xenon:
==> flow/design.v (excerpt) <==
module b58_cliky
	(
		CLOCK_50,						 
    KEY,
    SW,
    HEX0, HEX1, HEX2, HEX3, HEX4, HEX5, HEX6, HEX7,
		PLOT_X,
		PLOT_Y,
		PLOT_COLOUR,
		PLOT_EN
	);
For scale: ~2,600 cells after synthesis, roughly 220 flip-flops, roughly 91 I/O pins.
export LEC_CHECK = 0
export CAP_MARGIN = 20
export CELL_PAD_IN_SITES_DETAIL_PLACEMENT = 0
export CORE_MARGIN = 6
export CORE_UTILIZATION = 32
export GPL_ROUTABILITY_DRIVEN = 0
export HOLD_SLACK_MARGIN = -0.01
export MAX_ROUTING_LAYER = met5
export MIN_ROUTING_LAYER = met2
export PLACE_DENSITY_LB_ADDON = 0.04
export SETUP_SLACK_MARGIN = 2.42
export SLEW_MARGIN = 20
export TNS_END_PERCENT = 40
create_clock -name core_clock -period 20.4 [get_ports {CLOCK_50}]
run.sh (not shown) runs the stock make flow with config.mk's settings and CLKGATE_MAP_FILE=.
diff inputs: xenon => indigo
- MAX_ROUTING_LAYER removed (was met5)
- MIN_ROUTING_LAYER removed (was met2)
- GPL_ROUTABILITY_DRIVEN removed (was 0)
- PLACE_DENSITY_LB_ADDON removed (was 0.04)
- CORE_UTILIZATION changed from 32 to 59
- SETUP_SLACK_MARGIN removed (was 2.42)
- CELL_PAD_IN_SITES_DETAIL_PLACEMENT removed (was 0)
- TNS_END_PERCENT removed (was 40)
- HOLD_SLACK_MARGIN removed (was -0.01)
- CORE_MARGIN changed from 6 to 2
- the clock period (ns, I/O delays scaled along) changed from 20.4 to 8.44
[summary]
Across xenon and indigo, a clean result was obtained everywhere but in indigo.
Status indigo: flow complete, layout not clean - setup timing
When indigo is measured against xenon, its worst setup slack turns out 6180 ps lower.
Against xenon, indigo comes in 0.40 um lower on routed length per instance.
On inserted tap cell count: between xenon and indigo, it ends up lower for indigo.
Maximum frequency improves in indigo relative to xenon.
Of the two values seen for highest layer used for signal routing, met5 was produced by xenon and met4 by indigo.
xenon → indigo: sequential share of cell area moved down, final area moved up.
[compare] base=xenon new=indigo: overall fraction of global-route tracks in use picked up an extra 9.2 points, clock buffer count from CTS decreased by about 14% relative to the old numbers.
| sequential share of power | indigo vs xenon | 3.3 points higher |
Post-detailed-placement half-perimeter wirelength, indigo vs xenon: down slightly
Inputs modified between indigo and ember:
- ABC_AREA newly set to 1
- CTS_CLUSTER_SIZE newly set to 93
- CORE_UTILIZATION changed from 59 to 63
- PLACE_DENSITY newly set to 0.6
Findings:
- Of indigo and ember, not a single run came through the flow clean.
- In indigo the implementation ran to completion but is not tape-out ready, as the final checks report setup timing.
- Going from indigo to ember, the depth of the worst register-to-register path was found to have gone up by 72%.
- Compared with indigo, ember degrades switching power of the nets.
- Looking at total power, ember sits 0.041 mW above indigo.
Changes in delta relative to ember:
- a change of CORE_UTILIZATION from 63 to 72
- a deleted PLACE_DENSITY that had been 0.6
- a change of CTS_CLUSTER_SIZE from 93 to 78
- a change of CAP_MARGIN from 20 to 5
- a change of the clock period (ns, I/O delays scaled along) from 8.44 to 8.96
[summary]
- From ember to delta the numbers moved as follows: half-perimeter wire length after placement +3.9%, netlist area before placement level, synthesized-area fraction occupied by and/or/nand/nor cells saw little to no change, effective utilization at floorplan higher, fraction of registers with async set/reset has remained practically unchanged.
- ember -> delta: standard cell area after detailed placement flat
- ember -> stages 100% | layout checks FAIL | setup timing
- The flow ended early for delta: it failed with a tool error in global routing.
- Looking at clock buffer count from CTS, delta sits below ember.
- delta has overall die area below what ember had.
- | number of buffers inserted to repair setup after CTS | delta vs ember | 36 higher |
- Compared with ember, placer congestion estimate in delta increased by a little under 10%.

--- another note on this design; it stands on its own ---

==> job 9796 <==
## b58_cliky
module b58_cliky
	(
		CLOCK_50,						 
    KEY,
    SW,
    HEX0, HEX1, HEX2, HEX3, HEX4, HEX5, HEX6, HEX7,
		PLOT_X,
		PLOT_Y,
		PLOT_COLOUR,
		PLOT_EN
	);
Settings: LEC_CHECK=0, CAP_MARGIN=20, CELL_PAD_IN_SITES_GLOBAL_PLACEMENT=0, CORE_MARGIN=2, CORE_UTILIZATION=65, GPL_TIMING_DRIVEN=1, PLACE_DENSITY=0.91, SLEW_MARGIN=20; clock period 7.84 ns.
run.sh (not shown) runs the stock make flow with config.mk's settings and CLKGATE_MAP_FILE=.
==> job 3065: changes against job 9796 <==
==> flow/config.mk (replaced) <==
export PLATFORM = sky130hd
export DESIGN_NAME = b58_cliky
export DESIGN_NICKNAME = b58_cliky
export VERILOG_FILES = /design/flow/design.v
export SDC_FILE = /design/flow/constraint.sdc
export NUM_CORES = 4
export LEC_CHECK = 0
export CAP_MARGIN = 0
export CORE_MARGIN = 2
export CORE_UTILIZATION = 72
export PLACE_DENSITY = 0.66
export SLEW_MARGIN = 20
==> flow/constraint.sdc (replaced) <==
create_clock -name core_clock -period 10.3 [get_ports {CLOCK_50}]
set_input_delay 2.0600 -clock core_clock [delete_from_list [all_inputs] [get_ports {CLOCK_50}]]
set_output_delay 2.0600 -clock core_clock [all_outputs]
set_load 0.01 [all_outputs]
==> job 7771: changes against job 9796 <==
==> flow/config.mk (replaced) <==
export PLATFORM = sky130hd
export DESIGN_NAME = b58_cliky
export DESIGN_NICKNAME = b58_cliky
export VERILOG_FILES = /design/flow/design.v
export SDC_FILE = /design/flow/constraint.sdc
export NUM_CORES = 4
export LEC_CHECK = 0
export CAP_MARGIN = 20
export CORE_MARGIN = 2
export CORE_UTILIZATION = 59
export SETUP_SLACK_MARGIN = 3.06
export SLEW_MARGIN = 20
==> flow/constraint.sdc (replaced) <==
create_clock -name core_clock -period 11.3 [get_ports {CLOCK_50}]
set_input_delay 2.2600 -clock core_clock [delete_from_list [all_inputs] [get_ports {CLOCK_50}]]
set_output_delay 2.2600 -clock core_clock [all_outputs]
set_load 0.01 [all_outputs]
==> qor summary <==
|  | job 9796 | job 7771 | job 3065 |
|---|---|---|---|
| Library cell with the largest summed area after synthesis | sky130_fd_sc_hd__dfxtp_1 | sky130_fd_sc_hd__dfxtp_1 | sky130_fd_sc_hd__dfxtp_1 |
| Overall die width | 175 um | 183 um | 166 um |
| PostCTS Resize Cnt | 105 | 145 | 60 |
| Placement Setup Slack | -2810 ps | -80.4 ps | -439 ps |
| H-tree Lvls | 1 | 1 | 1 |
| Share of flip-flops with an asynchronous set or reset | 0% | 0% | 0% |
| Post-detailed-placement cell area | 22200 um^2 | 20400 um^2 | 21800 um^2 |
| Routability cong. | 1.02 | 0.931 | 0.965 |
| Core Rows | 62 | 65 | 59 |
| Height of the die | 175 um | 183 um | 166 um |
| Core outline area | 28700 um^2 | 31600 um^2 | 26000 um^2 |
| Number of CTS-inserted buffers | 25 | 27 | 23 |
| Die Size | 30600 um^2 | 33600 um^2 | 27700 um^2 |
| Post-CTS Setup Bufs | 42 | 67 | 13 |
| Number of instances in the placed design | 3274 | 3040 | 3183 |
| Starting utilization of the core area | 66.2% | 60.0% | 73.1% |
| Status | did not finish | timing/DRC/antenna clean | did not finish |
| Failing step | global routing (5_1_grt) | - | global routing (5_1_grt) |
| Post-DP HPWL | 44400 um | 39600 um | 43000 um |
Power and IR drop assume default switching activity.
